== the reference run ==
==> flow/design.v (excerpt) <==
module ALU(
    clk,
    rst_n,
    valid,
    ready,
    mode,
    in_A,
    in_B,
    out
);
clock: 7.15 ns
lec_check: 0
abc_area: 1
cap_margin: 40
cell_pad_in_sites_detail_placement: 1
cell_pad_in_sites_global_placement: 3
core_aspect_ratio: 0.88
core_margin: 2
core_utilization: 53
cts_cluster_size: 87
gpl_routability_driven: 0
gpl_timing_driven: 1
hold_slack_margin: 0.24
max_routing_layer: met5
min_routing_layer: met1
place_density_lb_addon: 0.27
slew_margin: 0
tns_end_percent: 70
run.sh (not shown) runs the stock make flow with config.mk's settings and CLKGATE_MAP_FILE=.
Seen in the log of the reference run: FLW-0024 during global placement without I/O, after which the run never completed.
Edits applied to the flow inputs when going from the reference run to the trial run:
- a deleted CORE_ASPECT_RATIO that had been 0.88
- a deleted PLACE_DENSITY_LB_ADDON that had been 0.27
- a deleted CELL_PAD_IN_SITES_DETAIL_PLACEMENT that had been 1
- a change of CORE_UTILIZATION from 53 to 69
- a change of CAP_MARGIN from 40 to 20
- a change of CTS_CLUSTER_SIZE from 87 to 36
- a deleted HOLD_SLACK_MARGIN that had been 0.24
- a deleted CELL_PAD_IN_SITES_GLOBAL_PLACEMENT that had been 3
- a deleted MIN_ROUTING_LAYER that had been met1
- a deleted ABC_AREA that had been 1
- a change of SLEW_MARGIN from 0 to 20
- a deleted GPL_ROUTABILITY_DRIVEN that had been 0
- a deleted TNS_END_PERCENT that had been 70
- a deleted GPL_TIMING_DRIVEN that had been 1
- a deleted MAX_ROUTING_LAYER that had been met5
- a change of the clock period (ns, I/O delays scaled along) from 7.15 to 3.96
Findings:
The trial run: complete, dirty (negative setup slack). Summary of the trial run over the reference run: post-synthesis adder-cell area fraction climbed 1.7 points, simple logic cell fraction of the synthesized area dropped 23 points, instance count of the mapped netlist dropped 994, standard cell core area dropped 36%.

========
## v6
ALU again, from the RTL that the note above started with.
==> flow/design.v (excerpt) <==
module ALU(
    clk,
    rst_n,
    valid,
    ready,
    mode,
    in_A,
    in_B,
    out
);
    input         clk, rst_n;
    input         valid;
    input  [1:0]  mode;  
    output        ready;
    input  [31:0] in_A, in_B;
    output [63:0] out;
    parameter IDLE = 3'd0;
    parameter MUL  = 3'd1;
    parameter DIV  = 3'd2;
    parameter AND  = 3'd3;
    parameter AVG  = 3'd4;
    parameter OUT  = 3'd5;
    reg  [ 2:0] state, state_nxt;
    reg  [ 4:0] counter, counter_nxt;
    reg  [64:0] shreg, shreg_nxt;  
    reg  [31:0] alu_in, alu_in_nxt;
    reg  [32:0] alu_out;
    reg         ready_;
    assign ready = ready_;
    assign out = shreg[63:0];
    always @(*) begin
        case(state)
            IDLE: begin
                if (valid) 
                    case (mode)
                        0 : state_nxt = MUL;
                        1 : state_nxt = DIV;
                        2 : state_nxt = AND;
                        3 : state_nxt = AVG;
                    endcase
                else state_nxt = IDLE;
            end
            MUL : state_nxt = (counter != 31) ? MUL : OUT;
            DIV : state_nxt = (counter != 31) ? DIV : OUT;
  ...
Settings: LEC_CHECK=0, ABC_AREA=1, CAP_MARGIN=40, CELL_PAD_IN_SITES_DETAIL_PLACEMENT=0, CELL_PAD_IN_SITES_GLOBAL_PLACEMENT=3, CORE_ASPECT_RATIO=0.88, CORE_MARGIN=2, CORE_UTILIZATION=53, CTS_CLUSTER_SIZE=87, GPL_ROUTABILITY_DRIVEN=0, GPL_TIMING_DRIVEN=0, MAX_ROUTING_LAYER=met5, MIN_ROUTING_LAYER=met1, PLACE_DENSITY_LB_ADDON=0.27, SLEW_MARGIN=0, TNS_END_PERCENT=70; clock period 7.15 ns.
Run status, v6: aborted in global placement without I/O, error FLW-0024
diff inputs: v6 => v7
Settings: GPL_TIMING_DRIVEN removed (was 0); ABC_AREA removed (was 1); MIN_ROUTING_LAYER removed (was met1); CORE_UTILIZATION changed from 53 to 40; SLEW_MARGIN changed from 0 to 20; TNS_END_PERCENT removed (was 70); GPL_ROUTABILITY_DRIVEN removed (was 0); CORE_ASPECT_RATIO removed (was 0.88); MAX_ROUTING_LAYER removed (was met5); PLACE_DENSITY_LB_ADDON removed (was 0.27); CELL_PAD_IN_SITES_DETAIL_PLACEMENT removed (was 0); CELL_PAD_IN_SITES_GLOBAL_PLACEMENT removed (was 3); CAP_MARGIN changed from 40 to 20; CTS_CLUSTER_SIZE removed (was 87); the clock period (ns, I/O delays scaled along) changed from 7.15 to 10.0.
Findings:
Xor/xnor cell area share of the yosys netlist in v7 is 4.0 points above v6. Total standard cell area after synthesis (higher): v6. The row count of v7 is higher than that of v6. Note that the post-synthesis cell count recorded for v6 amounts to 1.6 times the value seen in v7. v7 | status: complete | timing, DRC, antenna: pass.

========
Setup of job 5203:
ALU again, from the RTL that the note above started with.
clock: 3.51 ns
lec_check: 0
cap_margin: 0
core_margin: 2
core_utilization: 70
cts_cluster_size: 80
gpl_timing_driven: 1
hold_slack_margin: -0.1
min_routing_layer: met1
setup_slack_margin: -0.23
slew_margin: 20
tns_end_percent: 5
The flow completed for job 5203, but it is not clean: the layout still shows setup timing.
The following lists how job 8692 was set up differently from job 5203:
Settings: CAP_MARGIN: 0 -> 20; PLACE_DENSITY: unset -> 0.78; CTS_CLUSTER_SIZE: 80 -> 36; TNS_END_PERCENT: 5 -> unset; GPL_TIMING_DRIVEN: 1 -> unset; CORE_UTILIZATION: 70 -> 72; SETUP_SLACK_MARGIN: -0.23 -> unset; MIN_ROUTING_LAYER: met1 -> unset; the clock period (ns, I/O delays scaled along): 3.51 -> 3.96.
Findings:
- To summarise job 8692: no stage aborted, but the layout did not pass its checks, failing on setup timing.
- Route | job 8692 vs job 5203 | wire shorter in job 8692
- Looking at total power after layout, job 8692 sits 3.4 mW lower than job 5203 does.
- Compared with job 5203, in job 8692 largest voltage drop on the vdd net fell about 5.4%, via count of the first global-routing pass fell 11%, worst hold slack across all endpoints fell 0.036 ns, die area fell 500 um2.
- Compared with job 5203, job 8692 has extra setup slack.
- Job 5203 → job 8692: area inside the core boundary lower; worst setup slack after placement higher; via count normalized by instance count lower; critical path depth lower.
Edits applied to the flow inputs when going from job 8692 to job 2532:
Settings: removing PLACE_DENSITY (formerly 0.78); changing CTS_CLUSTER_SIZE from 36 to 37; removing HOLD_SLACK_MARGIN (formerly -0.1); setting SETUP_SLACK_MARGIN to 1.04 for the first time; setting CTS_CLUSTER_DIAMETER to 27 for the first time; changing the clock period (ns, I/O delays scaled along) from 3.96 to 6.94.
### Flow results
Having completed the whole flow, job 2532 delivered a layout that passed the timing, DRC and antenna checks.
Compared with job 8692, in job 2532 deepest level of the CTS H-tree flat, part of the total power dissipated in combinational logic down 1.7 points, final sum of negative setup slack up 0.095 ns.
Input changes introduced in job 2969 (baseline for comparison: job 2532):
Settings: removing CTS_CLUSTER_DIAMETER (formerly 27); changing CORE_UTILIZATION from 72 to 62; removing SETUP_SLACK_MARGIN (formerly 1.04); removing CTS_CLUSTER_SIZE (formerly 37); changing the clock period (ns, I/O delays scaled along) from 6.94 to 5.22.
[summary]
Job 2969 completed every stage of the flow, and the final layout passed the timing, DRC and antenna checks. Diff job 2532 -> job 2969: wire length on met1 increased by about 10% relative to the old numbers; met1 usage in global routing decreased by 3.6 points relative to the old numbers; total number of placement rows increased by 4 relative to the old numbers. Compared with job 2532, in job 2969 utilization after layout -11 points, CTS buffer count has remained practically unchanged, worst setup margin went down 1.42 ns. Via count: job 2969 vs job 2532 down 3.0%. Job 2532 reports its standard cell with the maximum stage delay on the critical path as sky130_fd_sc_hd__ha_1 while job 2969 reports sky130_fd_sc_hd__o211a_1. Between job 2532 and job 2969, the flow reports post-route cell area increasing slightly. Against job 2532 as the reference, job 2969 delivers a higher power. [job 2969] part of the cycle the worst path needs rose 17 points relative to job 2532. Die size in job 2969 is 16% above job 2532.

========
Starting RTL as in the previous note.
export LEC_CHECK = 0
export ABC_AREA = 1
export CAP_MARGIN = 40
export CORE_ASPECT_RATIO = 0.5
export CORE_MARGIN = 2
export CORE_UTILIZATION = 72
export CTS_CLUSTER_DIAMETER = 399
export CTS_CLUSTER_SIZE = 98
export PLACE_DENSITY = 0.39
export SLEW_MARGIN = 20
export TNS_END_PERCENT = 10
create_clock -name core_clock -period 3.87 [get_ports {clk}]
The starting point produced a clean layout.
Edit:
- ABC_AREA: 1 -> default
- CAP_MARGIN: 40 -> 20
- CORE_ASPECT_RATIO: 0.5 -> default
- CTS_CLUSTER_DIAMETER: 399 -> default
- CTS_CLUSTER_SIZE: 98 -> 37
- PLACE_DENSITY: 0.39 -> 0.95
- TNS_END_PERCENT: 10 -> default
- clock period: 3.87 -> 6.94 ns (I/O delays scaled with it)
Effect: Synthesized area falls by 16%; worst hold slack is better by 0.12 ns; final area fell by 15%; clock skew came out higher by 0.0044 ns; die size went down by 16%; clock power falls by 50%; total power came out lower by 45%; routed wire length falls by 20%; sequential power came out lower by 39%.
Edit:
- PLACE_DENSITY: 0.95 -> default
=> Total power hardly moves. Global-route usage decreases by 1.6 points. Worst setup slack is worse by 0.14 ns. Design area increases by 0.40%. Via count stays flat. Die area is unchanged. Hold slack is worse by 0.029 ns. Synthesized area does not change. Sequential share of layout area barely changes. Critical path depth is unchanged.

========
## job 101
Starting RTL as in the previous note.
clock: 2.53 ns
lec_check: 0
cap_margin: 30
cell_pad_in_sites_global_placement: 1
core_margin: 7
core_utilization: 58
gpl_timing_driven: 1
min_routing_layer: met1
place_density_lb_addon: 0.27
setup_slack_margin: -0.16
slew_margin: 20
Flow for job 101 halted at global routing, error code GRT-0232.
> inputs changed (job 101 -> job 102)
- SETUP_SLACK_MARGIN removed (was -0.16)
- CAP_MARGIN changed from 30 to 20
- CELL_PAD_IN_SITES_GLOBAL_PLACEMENT removed (was 1)
- CORE_MARGIN changed from 7 to 2
- MIN_ROUTING_LAYER removed (was met1)
- GPL_TIMING_DRIVEN removed (was 1)
- CORE_UTILIZATION changed from 58 to 70
- CTS_CLUSTER_SIZE newly set to 88
- PLACE_DENSITY_LB_ADDON removed (was 0.27)
- the clock period (ns, I/O delays scaled along) changed from 2.53 to 3.59
Notes after the runs:
Job 102 is listed as incomplete: the tool reported an error in global routing and the run ended there. Job 101 has a higher area inside the core boundary than job 102. Compared with job 101, job 102 shows a lower die span in x. Summary of job 102 over job 101: adder-cell area share of the yosys netlist has remained practically unchanged; number of H-tree levels held; synthesized chip area reported by yosys shows no meaningful change; number of nets produced by synthesis held steady; minimum setup slack after placement has increased. Die area | job 102 < job 101. Job 102 vs. job 101: cell area after synthesis has remained practically unchanged; initial standard-cell utilization of the core picked up an extra 11 points.

========
The RTL this note starts from:
==> flow/design.v <==
module ALU(
    clk,
    rst_n,
    valid,
    ready,
    mode,
    in_A,
    in_B,
    out
);
    input         clk, rst_n;
    input         valid;
    input  [1:0]  mode;  
    output        ready;
    input  [31:0] in_A, in_B;
    output [63:0] out;
    parameter IDLE = 3'd0;
    parameter MUL  = 3'd1;
    parameter DIV  = 3'd2;
    parameter AND  = 3'd3;
    parameter AVG  = 3'd4;
    parameter OUT  = 3'd5;
    reg  [ 2:0] state, state_nxt;
    reg  [ 4:0] counter, counter_nxt;
    reg  [64:0] shreg, shreg_nxt;  
    reg  [31:0] alu_in, alu_in_nxt;
    reg  [32:0] alu_out;
    reg         ready_;
    assign ready = ready_;
    assign out = shreg[63:0];
    always @(*) begin
        case(state)
            IDLE: begin
                if (valid) 
                    case (mode)
                        0 : state_nxt = MUL;
                        1 : state_nxt = DIV;
                        2 : state_nxt = AND;
                        3 : state_nxt = AVG;
                    endcase
                else state_nxt = IDLE;
            end
            MUL : state_nxt = (counter != 31) ? MUL : OUT;
            DIV : state_nxt = (counter != 31) ? DIV : OUT;
            AND : state_nxt = OUT;
            AVG : state_nxt = OUT;
            OUT : state_nxt = IDLE;
            default : state_nxt = IDLE;
        endcase
    end
    always @(*) begin
        if ((state == MUL) || (state == DIV)) counter_nxt = counter + 1; 
        else                                  counter_nxt = 0;
    end
    always @(*) begin
        case(state)
            IDLE: begin
                if (valid) alu_in_nxt = in_B;
                else       alu_in_nxt = 0;
            end
            OUT : alu_in_nxt = 0;
            default: alu_in_nxt = alu_in;
        endcase
    end
    always @(*) begin
        case (state)
            MUL : begin
                if (shreg[0]) alu_out = shreg[63:32] + alu_in;
                else          alu_out = shreg[63:32];
            end
            DIV : alu_out = shreg[64:32] - {1'b0, alu_in};
            AND : alu_out = shreg[31:0] & alu_in;
            AVG : alu_out = (shreg[31:0] + alu_in) >> 1;
            default alu_out = 0;
        endcase
    end
    always @(*) begin
        case (state)
            IDLE: begin
                if (valid) begin
                    shreg_nxt = {33'b0, in_A};
                    if (state_nxt == DIV) shreg_nxt = shreg_nxt << 1;                 
                end
                else shreg_nxt = 0;
            end
            MUL : shreg_nxt = {1'b0, alu_out, shreg[31:1]};
            DIV : begin
                if (shreg[64:32] < {1'b0, alu_in}) shreg_nxt = shreg << 1;
                else                      shreg_nxt = {alu_out[31:0], shreg[31:0], 1'b1};
                if (counter == 31) shreg_nxt = {1'b0, shreg_nxt[64:33], shreg_nxt[31:0]};
            end
            AND : shreg_nxt = {32'b0, alu_out};
            AVG : shreg_nxt = {32'b0, alu_out};
            OUT : shreg_nxt = 0;
            default : shreg_nxt = 0;
        endcase
    end
    always @(posedge clk or negedge rst_n) begin
        if (!rst_n) begin
            state   <= IDLE;
            counter <= 0;
            shreg   <= 0;
            alu_in  <= 0;
            ready_  <= 0;
        end
        else begin
            state   <= state_nxt;
            counter <= counter_nxt;
            shreg   <= shreg_nxt;
            alu_in  <= alu_in_nxt;
            ready_  <= (state_nxt == OUT) ? 1 : 0;
        end
    end
endmodule
make LEC_CHECK=0 CAP_MARGIN=20 CELL_PAD_IN_SITES_DETAIL_PLACEMENT=1 CORE_ASPECT_RATIO=0.63 CORE_MARGIN=2 CORE_UTILIZATION=39 CTS_CLUSTER_DIAMETER=96 GPL_TIMING_DRIVEN=0 SLEW_MARGIN=40 TNS_END_PERCENT=30 finish   # period 7.35 ns
The starting point ran to the end with no violations.
==> next run, changes <==
Settings changed: CELL_PAD_IN_SITES_DETAIL_PLACEMENT 1 to default, CORE_ASPECT_RATIO 0.63 to 0.54, CTS_CLUSTER_DIAMETER 96 to default, GPL_TIMING_DRIVEN 0 to default, SLEW_MARGIN 40 to 25, TNS_END_PERCENT 30 to default.
Clock period 7.35 ns to 10.0 ns, I/O delays scaled along.
The new run finished with timing, DRC and antenna clean.
Critical path depth decreases by 5.
Die area barely changes.
Total power fell by 31%.
==> next run, changes <==
Settings changed: ABC_AREA from default to 1, CORE_ASPECT_RATIO 0.54 to default, CORE_UTILIZATION 39 to 54, CTS_CLUSTER_DIAMETER from default to 388, CTS_CLUSTER_SIZE from default to 98, GPL_ROUTABILITY_DRIVEN from default to 0, SETUP_SLACK_MARGIN from default to 2.72, SLEW_MARGIN 25 to 20.
What happened:
- flip-flop count stays the same
- clock skew goes down by 3.7 ps
- clock power decreases by 7.0%
- utilization grows by 14 points
- clock-buffer cell count stays the same
- power decreases by 8.7%
- die size went down by 14%
- combinational power falls by 7.6%
==> next run, changes <==
Settings changed: CORE_ASPECT_RATIO from default to 0.5, CORE_UTILIZATION 54 to 45, SETUP_SLACK_MARGIN 2.72 to default.
- utilization fell by 8.8 points
- final area rose slightly
- synthesized cell count stays the same
- routed wire length rose by roughly a tenth
- critical path depth does not change
- clock-buffer cell count fell by 1
- sequential share of layout area fell by 0.19 points
- register-to-register slack is better by 50 ps
- fmax rose by a few percent
==> next run, changes <==
Settings changed: CORE_ASPECT_RATIO 0.5 to default, CORE_UTILIZATION 45 to 59, TNS_END_PERCENT from default to 10.
Outcome: The changed run completed without violations. Non-clock buffer count decreases by 4. Design area goes down slightly. Power goes down by a few percent. Hold slack hardly moves. Clock power went down by roughly a tenth. Via count increases slightly. Worst setup slack degrades by 100 ps. Die size is lower by a quarter to a third.
Power figures rest on the tool's default switching activity, not on a simulated workload.
